v21:
==> flow/design.v <==
module alu_top (
    input             clk,
    input      [15:0] a,
    input      [15:0] b,
    input      [2:0]  opcode,
    input      [1:0]  mode,
    output reg [31:0] result,
    output reg        eq
);
    reg [15:0] a_q;
    reg [15:0] b_q;
    reg [2:0]  opcode_q;
    reg [1:0]  mode_q;
    wire [31:0] alu_out;
    wire        alu_eq;
    ALU u_alu (.a(a_q), .b(b_q), .opcode(opcode_q), .mode(mode_q),
               .outALU(alu_out), .eq(alu_eq));
    always @(posedge clk) begin
        a_q      <= a;
        b_q      <= b;
        opcode_q <= opcode;
        mode_q   <= mode;
        result   <= alu_out;
        eq       <= alu_eq;
    end
endmodule

`timescale 1ns / 1ps
module logic_unit(a,b,opcode,outlu,eq);
input [15:0] a;
input [15:0] b;
input [2:0] opcode;
output [31:0] outlu;
output eq;
reg [31:0] outlu;
reg eq;
always@(a,b,opcode)
begin
	case(opcode)
	3'b000: outlu = {16'h0000, (a & b)};
	3'b001: outlu = {16'h0000, (a | b)};
	3'b010: outlu = {16'h0000, (a ^ b)};
	3'b011: outlu = {16'h0000, (~ a)};	
	default outlu = 32'h00000000;
	endcase
end
always@(a,b)
begin
	if( a == b) begin
	eq = 1;
	end
	else begin
	eq = 0;
	end
end
endmodule
`timescale 1ns / 1ps
module arith(a,b,opcode,outau);
input [15:0] a;
input [15:0] b;
input [2:0] opcode;
output [31:0] outau;
reg [31:0] outau;
always@(a,b,opcode)
begin
	case(opcode)
	3'b000: outau = {16'h0000, a + b};
	3'b001: outau = a * b;
	3'b010: if (a > b) begin
		outau = a - b;
		end
		else begin
		outau = b - a;
		end
	3'b011: if (a > b) begin
		outau = (b == 16'h0000) ? 32'hFFFFFFFF : a / b;
		end
		else begin
		outau = (a == 16'h0000) ? 32'hFFFFFFFF : b / a;
		end
	3'b100: outau = a + 1;
	3'b101: outau = a - 1;
	default outau = 32'h00000000;
	endcase
end
endmodule
`timescale 1ns / 1ps
module crypto(a,opcode,outcu);
input [15:0] a;
input [2:0] opcode;
output reg [31:0] outcu;
integer i;
always@(a,opcode)
begin
	outcu = 32'h00000000;
	case(opcode)
    3'b000: outcu = (a>>1) ^ a;
    3'b001: begin
        for (i=0; i<16; i=i+1) begin
        outcu[i] = ^(a>>i);  
    end
    end
	default outcu = 32'h00000000;
	endcase
end   
endmodule
`timescale 1ns / 1ps
module ALU( a, b, opcode, mode, outALU, eq);
input [15:0] a;
input [15:0] b;
input [2:0] opcode;
input [1:0] mode;
output [31:0] outALU;
output  eq;
reg [31:0] outALU;
reg eq;
wire [31:0] outau;
wire [31:0] outlu;
wire [31:0] outcu;
wire teq;
arith a1 (.a(a), .b(b), .opcode(opcode), .outau(outau));
logic_unit l1 (.a(a), .b(b), .opcode(opcode), .outlu(outlu), .eq(teq));
crypto d1 (.a(a),.opcode(opcode), .outcu(outcu));
always@(*)
begin
	if(mode == 2'b00) begin
	outALU = outlu;
	end
	else if (mode == 2'b01) begin
	outALU = outau;
	end
	else if (mode == 2'b10) begin
	outALU = outcu;
	end
	else begin
	outALU = 32'h00000000;
	end
	eq = teq;
end
endmodule
export LEC_CHECK = 0
export CAP_MARGIN = 0
export CELL_PAD_IN_SITES_DETAIL_PLACEMENT = 2
export CORE_MARGIN = 5
export CORE_UTILIZATION = 16
export CTS_CLUSTER_DIAMETER = 339
export CTS_CLUSTER_SIZE = 60
export GPL_ROUTABILITY_DRIVEN = 1
export GPL_TIMING_DRIVEN = 0
export HOLD_SLACK_MARGIN = 0.23
export MAX_ROUTING_LAYER = met4
export SLEW_MARGIN = 35
export TNS_END_PERCENT = 45
create_clock -name core_clock -period 90.0 [get_ports {clk}]
run.sh (not shown) runs the stock make flow with config.mk's settings and CLKGATE_MAP_FILE=.
No final results exist for v21, since it was stopped by error GRT-0116 during global routing (5_1_grt).
Inputs modified between v21 and v49:
Settings: PLACE_DENSITY newly set to 0.75; HOLD_SLACK_MARGIN removed (was 0.23); CTS_CLUSTER_DIAMETER changed from 339 to 388; CELL_PAD_IN_SITES_DETAIL_PLACEMENT removed (was 2); SETUP_SLACK_MARGIN newly set to -2.0; TNS_END_PERCENT changed from 45 to 20; CTS_CLUSTER_SIZE changed from 60 to 100; GPL_TIMING_DRIVEN removed (was 0); GPL_ROUTABILITY_DRIVEN removed (was 1); CAP_MARGIN changed from 0 to 20; CORE_UTILIZATION changed from 16 to 40; MAX_ROUTING_LAYER removed (was met4); CORE_MARGIN changed from 5 to 6; SLEW_MARGIN changed from 35 to 20.
Results
- HPWL reported at the end of detailed placement: v49 vs v21 down 40%
- Compared v49 vs v21, and number of gates resized after cts is down in v49.
- v49 | stages: all done | timing, DRC, antenna: all pass
- Cmp v21 and v49 / initial core utilization / higher: v49
- Going from v21 to v49, cell count after placement now sits lower; post-synth area from yosys stat neither gained nor lost much; total die size went down by about 60%.
- From v21 to v49, yosys cell count did not move at all.
- Die width (higher): v21
Modified inputs, v32 compared to v49
Settings: PLACE_DENSITY: 0.75 -> unset; CTS_CLUSTER_DIAMETER: 388 -> unset; CELL_PAD_IN_SITES_GLOBAL_PLACEMENT: unset -> 2; ABC_AREA: unset -> 1; CORE_MARGIN: 6 -> 5; SETUP_SLACK_MARGIN: -2.0 -> unset; CTS_CLUSTER_SIZE: 100 -> unset; TNS_END_PERCENT: 20 -> unset; CELL_PAD_IN_SITES_DETAIL_PLACEMENT: unset -> 2.
### Flow results
Both conditions hold for v49: the flow ran to the end and the final layout passed the timing, design-rule and antenna checks. v32: full flow OK, the timing, design-rule and antenna checks passed. Critical-path maximum fanout delta for v32 relative to v49: 3 higher. On worst setup slack, v32 does better than v49. Cmp v49 and v32 / time the final worst path needs with I/O delays and setup / higher: v49. In v32 the number of clock buffers in the layout turned out 1 lower than in v49.
Setup changes, v32 to v47
Settings: PLACE_DENSITY now 0.81, previously not set; GPL_ROUTABILITY_DRIVEN now 1, previously not set; TNS_END_PERCENT now 30, previously not set; HOLD_SLACK_MARGIN now -0.05, previously not set; ABC_AREA now 0, was 1; CORE_UTILIZATION now 31, was 40; CTS_CLUSTER_DIAMETER now 333, previously not set; CORE_ASPECT_RATIO now 1.76, previously not set; CTS_CLUSTER_SIZE now 42, previously not set; MIN_ROUTING_LAYER now met2, previously not set; CELL_PAD_IN_SITES_GLOBAL_PLACEMENT now 0, was 2.
Notes after the runs:
v47: GRT-0116 in global routing (5_1_grt) -> run aborted
Taking v32 as the reference, in v47 post-synthesis cell count from yosys lost 16%, area fraction in mux cells shows an increase of 4.3 points, portion of the post-synthesis area used by sequential elements up 0.21 points, total half-perimeter wirelength after legalization and detailed placement higher, netlist area before placement decreased 5.4%.
Number of instances in the synthesized netlist for v47 is lower than for v32.
In v47, the worst slack after detailed placement came out 4650 ps below the value in v32.
When the final numbers for v32 and v47 were put side by side, the synthesized-area fraction occupied by and/or/nand/nor cells turned out to be greater in v32.
Sort v32 and v47 by height of the die desc -> top: v47

---

// alu_top: RTL as listed in full above, without the edits since
Settings: LEC_CHECK=0, ABC_AREA=0, CAP_MARGIN=15, CORE_MARGIN=2, CORE_UTILIZATION=72, CTS_CLUSTER_DIAMETER=351, CTS_CLUSTER_SIZE=33, MAX_ROUTING_LAYER=met4, SETUP_SLACK_MARGIN=0.66, SLEW_MARGIN=20, TNS_END_PERCENT=5; clock period 72.0 ns.
The starting point stopped in 4_1_cts, error DPL-0038.
Rerun with:
ABC_AREA = default   (was 0)
CAP_MARGIN = 20   (was 15)
CTS_CLUSTER_DIAMETER = 363   (was 351)
CTS_CLUSTER_SIZE = 41   (was 33)
SETUP_SLACK_MARGIN = default   (was 0.66)
TNS_END_PERCENT = default   (was 5)
clock period = 83.8 ns   (was 72.0 ns; I/O delays follow)
After rerunning:
- The changed run died in 5_1_grt with ODB-0269
- die size is unchanged
- area after synthesis stays the same
- synthesized cell count stays the same
Rerun with:
ABC_AREA = 1   (was default)
CTS_CLUSTER_DIAMETER = 364   (was 363)
CTS_CLUSTER_SIZE = default   (was 41)
PLACE_DENSITY_LB_ADDON = 0.2   (was default)
TNS_END_PERCENT = 5   (was default)
Now the flow went through all stages and came out clean.
Synthesized cell count climbs by 19%.
Synthesized area climbs by 5.7%.
Die area climbs by about 5.6%.
Rerun with:
ABC_AREA = default   (was 1)
CORE_UTILIZATION = 40   (was 72)
CTS_CLUSTER_DIAMETER = default   (was 364)
MAX_ROUTING_LAYER = default   (was met4)
PLACE_DENSITY_LB_ADDON = default   (was 0.2)
TNS_END_PERCENT = default   (was 5)
clock period = 87.1 ns   (was 83.8 ns; I/O delays follow)
Routed wire length came out higher by 12%; count of clock-buffer cells in the layout does not change; global-route usage falls by 14 points.

---

build 28:
// alu_top: RTL as listed in full above, without the edits since
==> flow/config.mk <==
export PLATFORM = sky130hd
export DESIGN_NAME = alu_top
export DESIGN_NICKNAME = alu_top
export VERILOG_FILES = /design/flow/design.v
export SDC_FILE = /design/flow/constraint.sdc
export NUM_CORES = 4
export LEC_CHECK = 0
export ABC_AREA = 0
export CAP_MARGIN = 15
export CORE_MARGIN = 2
export CORE_UTILIZATION = 72
export CTS_CLUSTER_DIAMETER = 339
export CTS_CLUSTER_SIZE = 33
export MAX_ROUTING_LAYER = met4
export SETUP_SLACK_MARGIN = 0.66
export SLEW_MARGIN = 20
export TNS_END_PERCENT = 5
==> flow/constraint.sdc <==
create_clock -name core_clock -period 73.8 [get_ports {clk}]
set_input_delay 14.7600 -clock core_clock [delete_from_list [all_inputs] [get_ports {clk}]]
set_output_delay 14.7600 -clock core_clock [all_outputs]
set_load 0.01 [all_outputs]
Build 28 terminated abnormally: clock tree synthesis reported DPL-0038.
#### Input delta (build 94 over build 28)
Settings: swapping 72 for 57 in CORE_UTILIZATION; swapping 15 for 20 in CAP_MARGIN; clearing ABC_AREA, which used to be 0; clearing MAX_ROUTING_LAYER, which used to be met4; clearing CTS_CLUSTER_DIAMETER, which used to be 339; clearing CTS_CLUSTER_SIZE, which used to be 33; clearing SETUP_SLACK_MARGIN, which used to be 0.66.
--- outcome ---
Status build 94: flow complete, layout not clean - negative setup slack. Diff build 28..build 94 | area fraction in mux cells | unchanged. From build 28 to build 94 the numbers moved as follows: per-instance average area after synthesis neither gained nor lost much, cell area after placement picked up an extra 670 um2, post-placement worst setup slack picked up an extra 3940 ps. Max standard cell core area across build 94 and build 28: build 94. Delta (build 94 minus build 28): number of core rows moved up, floorplan utilization now smaller, die area now sits higher. Going from build 28 to build 94, total placed cells including tap cells now sits higher; final RePlAce weighted congestion went down about 11%.
## Diff of input files: build 32 against build 94
Settings: clearing TNS_END_PERCENT, which used to be 5; swapping 57 for 72 in CORE_UTILIZATION; putting PLACE_DENSITY at 0.65 where nothing was set; swapping 73.8 for 77.7 in the clock period (ns, I/O delays scaled along).
Results
FAIL build 32 @ clock tree synthesis: tool exited with error. Against build 94, build 32 reports a starting density of the core that is higher. Across both runs, instance count after placement with tap cells included was lower for build 32 than for build 94. Comparing build 32 and build 94, die extent in x is higher on build 94. Die size in build 32 is about 20% below build 94.
#### Input delta (build 27 over build 32)
Settings: a deleted PLACE_DENSITY that had been 0.65; an added CTS_CLUSTER_DIAMETER of 363; a change of CORE_UTILIZATION from 72 to 70; an added MAX_ROUTING_LAYER of met4; a change of the clock period (ns, I/O delays scaled along) from 77.7 to 83.8.
- In build 27, HPWL reported at the end of detailed placement is lower than in build 32.
- Layout checks on build 27: not met. Flow itself completed; violations: negative setup slack.
- Diff build 32..build 27 | number of instances in the synthesized netlist | unchanged
- Count of standard-cell rows delta for build 27 relative to build 32: 1.2% higher
- Build 27 has die outline width above what build 32 had.
- On area enclosed by the die boundary, build 32 beats build 27.

---

Setup of job 7968:
// alu_top: RTL as listed in full above, without the edits since
export LEC_CHECK = 0
export ABC_AREA = 1
export CAP_MARGIN = 20
export CORE_MARGIN = 2
export CORE_UTILIZATION = 71
export CTS_CLUSTER_DIAMETER = 298
export CTS_CLUSTER_SIZE = 100
export PLACE_DENSITY = 0.36
export SETUP_SLACK_MARGIN = 5.0
export SLEW_MARGIN = 20
export TNS_END_PERCENT = 10
create_clock -name core_clock -period 48.4 [get_ports {clk}]
Job 7968 did not finish; a tool error ended it in 4_1_cts.
Inputs modified between job 7968 and job 4225:
- CTS_CLUSTER_SIZE: 100 -> unset
- SETUP_SLACK_MARGIN: 5.0 -> unset
- CTS_CLUSTER_DIAMETER: 298 -> unset
- TNS_END_PERCENT: 10 -> unset
- PLACE_DENSITY: 0.36 -> unset
- the clock period (ns, I/O delays scaled along): 48.4 -> 113.0
## What came out
Job 4225 | stages: all done | timing, DRC, antenna: all pass. On chip width, job 4225 and job 7968 are basically level. Summary of job 4225 over job 7968: placement-stage cell area moved down; worst-case setup slack after placement now larger; share of synthesized cell area in and-or and or-and compound cells neither gained nor lost much.
diff inputs: job 4225 => job 6513
- CTS_CLUSTER_SIZE now 99, previously not set
- CORE_UTILIZATION now 72, was 71
- CTS_CLUSTER_DIAMETER now 397, previously not set
- the clock period (ns, I/O delays scaled along) now 54.7, was 113.0
Results
- Top-level I/O count: job 6513 vs job 4225, no meaningful difference
- Of job 4225 and job 6513, only job 6513 fails to finish with a clean layout.
- Post-synthesis adder-cell area fraction: job 6513 vs job 4225 identical
- Between job 6513 and job 4225, the cell total in the yosys stat output does not differ in any meaningful way.
- Compared with job 4225, weighted congestion at the end of routability-driven global placement in job 6513 increased by more than 10%.
- Comparing job 4225 and job 6513, the higher total core area is on job 4225.
- Higher height of the die goes to job 4225 over job 6513.
- Looking at die area, job 6513 sits about 1.4% below job 4225.
- Floorplan die width (job 6513 over job 4225): decrease, about 0.7%
- Min total number of placement rows across job 4225 and job 6513: job 6513
--- input diff job 6513..job 7180 ---
- CORE_UTILIZATION now 69, was 72
- CTS_CLUSTER_DIAMETER no longer set, was 397
- CTS_CLUSTER_SIZE no longer set, was 99
- ABC_AREA no longer set, was 1
### Flow results
- Delta(chip width, job 7180 - job 6513) < 0
- Per the comparison of job 7180 with job 6513, total number of placement rows ~0 delta, area fraction in and, or, nand and nor cells after synthesis now smaller.
- Changes observed in job 7180 relative to job 6513: average footprint of a synthesized cell picked up an extra 13%; area of the die -700 um^2.
- Seen in the log of job 7180: DPL-0038 during 4_1_cts, after which the run never completed.
- Job 6513 has a higher area of the synthesized netlist per yosys stat than job 7180.
- Job 7180 ends up with lower xor/xnor share of the synthesized area than job 6513 does.
- From job 6513 to job 7180 the numbers moved as follows: combined area of all synthesized cells down 5.4%; and-or/or-and share of the synthesized area rose 11 points.
--- input diff job 7180..job 2266 ---
- setting CELL_PAD_IN_SITES_DETAIL_PLACEMENT to 2 for the first time
- setting TNS_END_PERCENT to 45 for the first time
- changing CORE_UTILIZATION from 69 to 40
- changing the clock period (ns, I/O delays scaled along) from 54.7 to 90.0
Results
The runs compared here, job 7180 and job 2266, all ended either early or with open violations.
FAIL job 7180 @ 4_1_cts: tool exited with error
When job 2266 is measured against job 7180, its row count turns out about 30% higher.
Job 2266 ends up with a HPWL reported at the end of detailed placement that is 37 mm higher than in job 7180.
Job 2266: die area is 39,000 um^2 higher than what job 7180 reported.

---

// alu_top: RTL as listed in full above, without the edits since
==> flow/config.mk <==
export PLATFORM = sky130hd
export DESIGN_NAME = alu_top
export DESIGN_NICKNAME = alu_top
export VERILOG_FILES = /design/flow/design.v
export SDC_FILE = /design/flow/constraint.sdc
export NUM_CORES = 4
export LEC_CHECK = 0
export ABC_AREA = 0
export CAP_MARGIN = 15
export CORE_MARGIN = 4
export CORE_UTILIZATION = 23
export CTS_CLUSTER_DIAMETER = 172
export SETUP_SLACK_MARGIN = 0.66
export SLEW_MARGIN = 20
export TNS_END_PERCENT = 85
==> flow/constraint.sdc <==
create_clock -name core_clock -period 50.3 [get_ports {clk}]
set_input_delay 10.0600 -clock core_clock [delete_from_list [all_inputs] [get_ports {clk}]]
set_output_delay 10.0600 -clock core_clock [all_outputs]
set_load 0.01 [all_outputs]
The baseline finished but fails on setup timing.
Rerun with:
- ABC_AREA: 0 -> unset
- CAP_MARGIN: 15 -> 20
- CORE_MARGIN: 4 -> 2
- CORE_UTILIZATION: 23 -> 26
- CTS_CLUSTER_DIAMETER: 172 -> unset
- SETUP_SLACK_MARGIN: 0.66 -> unset
- TNS_END_PERCENT: 85 -> unset
- clock period: 50.3 -> 87.1 ns (I/O delays scaled with it)
Result: This time the run passed the timing, design-rule and antenna checks. Clock skew stays flat. Global-route usage hardly moves. Wire length drops by 14%. Fmax drops by 3.7%. Register-to-register slack gets better by 34 ns. Area after synthesis stays the same. Final cell count drops by about 18%. Setup slack gets better by 34 ns.
